Design cpu, start of the top module:
module cpu (
    input  clk,
    input  rst_n,
    input  [31:0] instr,
    input  [31:0] ram_data2,
    input  [10:0] start_pc,
    input  [3:0]  reg_addr,   
    output logic         waiting,
    output logic         ram_w_en1,
    output logic         ram_w_en2,
    output logic [10:0]  ram_addr2,
    output logic [31:0]  ram_in2,
    output logic [31:0]  status_out,
    output logic [31:0]  datapath_out,
    output logic [10:0]  pc_out,
    output logic [31:0]  reg_output
);
Size in the first run: ~230 I/O pins, about 48000 sq um of cells after synthesis.
export LEC_CHECK = 0
export CAP_MARGIN = 30
export CORE_MARGIN = 2
export CORE_UTILIZATION = 68
export CTS_CLUSTER_SIZE = 35
export GPL_ROUTABILITY_DRIVEN = 1
export MAX_ROUTING_LAYER = met5
export PLACE_DENSITY = 0.62
export SLEW_MARGIN = 20
export TNS_END_PERCENT = 10
create_clock -name core_clock -period 5.09 [get_ports {clk}]
run.sh (not shown) runs the stock make flow with config.mk's settings and CLKGATE_MAP_FILE=.
The baseline died in global routing.
==> next run, changes <==
Settings changed: CAP_MARGIN 30 to 40, CORE_UTILIZATION 68 to 58, CTS_CLUSTER_SIZE 35 to unset, GPL_ROUTABILITY_DRIVEN 1 to unset, MAX_ROUTING_LAYER met5 to unset, PLACE_DENSITY 0.62 to unset, TNS_END_PERCENT 10 to 5.
Clock period 5.09 ns to 9.5 ns, I/O delays scaled along.
After rerunning: Now the flow went through all stages and came out clean. Area after synthesis does not change. Synthesized cell count is unchanged. Die size went up by 17%.
==> next run, changes <==
Settings changed: CORE_UTILIZATION 58 to 43, TNS_END_PERCENT 5 to unset.
Clock period 9.5 ns to 6.59 ns, I/O delays scaled along.
The new run produced a layout that fails on negative setup slack.
Routed wire length goes up by roughly a tenth.
Critical path depth is higher by 2.
Worst setup slack is worse by 2200 ps.
Sequential share of layout area drops by 4.4 points.
Design area goes up by about a fifth.
Combinational power is higher by well over a third.
Clock-buffer cell count falls by 8.
Worst hold slack is about the same.
Synthesized area does not change.
==> next run, changes <==
Settings changed: CORE_UTILIZATION 43 to 72, CTS_CLUSTER_DIAMETER set to 342, CTS_CLUSTER_SIZE set to 99, PLACE_DENSITY set to 0.38, SETUP_SLACK_MARGIN set to -0.47.
Clock period 6.59 ns to 7.58 ns, I/O delays scaled along.
With this change the flow stopped in global routing with GRT-0116.
Synthesized area does not change.
Synthesized cell count is unchanged.
Die area decreases by well over a third.
==> next run, changes <==
Settings changed: CAP_MARGIN 40 to 15, CORE_UTILIZATION 72 to 58, CTS_CLUSTER_DIAMETER 342 to unset, CTS_CLUSTER_SIZE 99 to unset, PLACE_DENSITY 0.38 to unset, SETUP_SLACK_MARGIN -0.47 to 1.03, TNS_END_PERCENT set to 5.
Clock period 7.58 ns to 7.66 ns, I/O delays scaled along.
Now the flow produced a layout that fails on negative setup slack.
Synthesized cell count stays the same.
Area after synthesis is unchanged.
Die size is higher by 24%.

Starting RTL as in the previous note.
make LEC_CHECK=0 CAP_MARGIN=20 CORE_MARGIN=2 CORE_UTILIZATION=40 PLACE_DENSITY_LB_ADDON=0.26 SETUP_SLACK_MARGIN=1.77 SLEW_MARGIN=0 finish   # period 12.0 ns
The first run finished with timing, DRC and antenna clean.
Edit:
==> flow/config.mk (replaced) <==
export PLATFORM = sky130hd
export DESIGN_NAME = cpu
export DESIGN_NICKNAME = cpu
export VERILOG_FILES = /design/flow/design.v
export SDC_FILE = /design/flow/constraint.sdc
export NUM_CORES = 4
export LEC_CHECK = 0
export CAP_MARGIN = 15
export CORE_MARGIN = 2
export CORE_UTILIZATION = 65
export CTS_CLUSTER_SIZE = 37
export SETUP_SLACK_MARGIN = -0.72
export SLEW_MARGIN = 20
export TNS_END_PERCENT = 5
==> flow/constraint.sdc (replaced) <==
create_clock -name core_clock -period 7.66 [get_ports {clk}]
set_input_delay 1.5320 -clock core_clock [delete_from_list [all_inputs] [get_ports {clk}]]
set_output_delay 1.5320 -clock core_clock [all_outputs]
set_load 0.01 [all_outputs]
Outcome:
- Now the flow stopped in global routing (5_1_grt) (GRT-0232)
- synthesized cell count is unchanged
- synthesized area is unchanged
- die area is lower by about 40%
Edit:
==> flow/config.mk (replaced) <==
export PLATFORM = sky130hd
export DESIGN_NAME = cpu
export DESIGN_NICKNAME = cpu
export VERILOG_FILES = /design/flow/design.v
export SDC_FILE = /design/flow/constraint.sdc
export NUM_CORES = 4
export LEC_CHECK = 0
export CAP_MARGIN = 40
export CORE_MARGIN = 2
export CORE_UTILIZATION = 40
export SLEW_MARGIN = 20
==> flow/constraint.sdc (replaced) <==
create_clock -name core_clock -period 11.9 [get_ports {clk}]
set_input_delay 2.3800 -clock core_clock [delete_from_list [all_inputs] [get_ports {clk}]]
set_output_delay 2.3800 -clock core_clock [all_outputs]
set_load 0.01 [all_outputs]
=>
- With this change the flow finished with timing, DRC and antenna clean
- synthesized cell count does not change
- die size went up by 61%
- area after synthesis is unchanged
Edit:
--- a/flow/config.mk
+++ b/flow/config.mk
@@ -7,5 +7,6 @@
 export LEC_CHECK = 0
-export CAP_MARGIN = 40
+export CAP_MARGIN = 20
 export CORE_MARGIN = 2
-export CORE_UTILIZATION = 40
+export CORE_UTILIZATION = 57
+export SETUP_SLACK_MARGIN = 1.63
 export SLEW_MARGIN = 20
==> flow/constraint.sdc (replaced) <==
create_clock -name core_clock -period 6.75 [get_ports {clk}]
set_input_delay 1.3500 -clock core_clock [delete_from_list [all_inputs] [get_ports {clk}]]
set_output_delay 1.3500 -clock core_clock [all_outputs]
set_load 0.01 [all_outputs]
What happened:
- With this change the flow produced a layout that fails on negative setup slack
- setup slack loses 2.1 ns
- power rose by 110%
- cell count rose by 4.2%
- count of clock-buffer cells in the layout rose by 1
- synthesized cell count is unchanged
- final area rose by 14%
- non-clock buffer count rose by 791
- worst hold slack hardly moves
- wire length fell by 0.68%
Edit:
--- a/flow/config.mk
+++ b/flow/config.mk
@@ -7,6 +7,5 @@
 export LEC_CHECK = 0
-export CAP_MARGIN = 20
+export CAP_MARGIN = 40
 export CORE_MARGIN = 2
-export CORE_UTILIZATION = 57
-export SETUP_SLACK_MARGIN = 1.63
+export CORE_UTILIZATION = 43
 export SLEW_MARGIN = 20
==> flow/constraint.sdc (replaced) <==
create_clock -name core_clock -period 11.9 [get_ports {clk}]
set_input_delay 2.3800 -clock core_clock [delete_from_list [all_inputs] [get_ports {clk}]]
set_output_delay 2.3800 -clock core_clock [all_outputs]
set_load 0.01 [all_outputs]
With this change the flow produced a clean layout. Flip-flop count does not change. Die area increases by 32%. Hold slack hardly moves. Clock-buffer cell count increases by 10. Clock power decreases by about 44%.
Edit:
--- a/flow/config.mk
+++ b/flow/config.mk
@@ -9,3 +9,7 @@
 export CORE_MARGIN = 2
-export CORE_UTILIZATION = 43
+export CORE_UTILIZATION = 67
+export CTS_CLUSTER_DIAMETER = 356
+export CTS_CLUSTER_SIZE = 98
+export PLACE_DENSITY = 0.38
 export SLEW_MARGIN = 20
+export TNS_END_PERCENT = 5
==> flow/constraint.sdc (replaced) <==
create_clock -name core_clock -period 6.59 [get_ports {clk}]
set_input_delay 1.3180 -clock core_clock [delete_from_list [all_inputs] [get_ports {clk}]]
set_output_delay 1.3180 -clock core_clock [all_outputs]
set_load 0.01 [all_outputs]
Result:
- Now the flow died in global routing (5_1_grt)
- die size went down by 35%
- synthesized area stays the same
- synthesized cell count is unchanged
Power figures rest on the tool's default switching activity, not on a simulated workload.
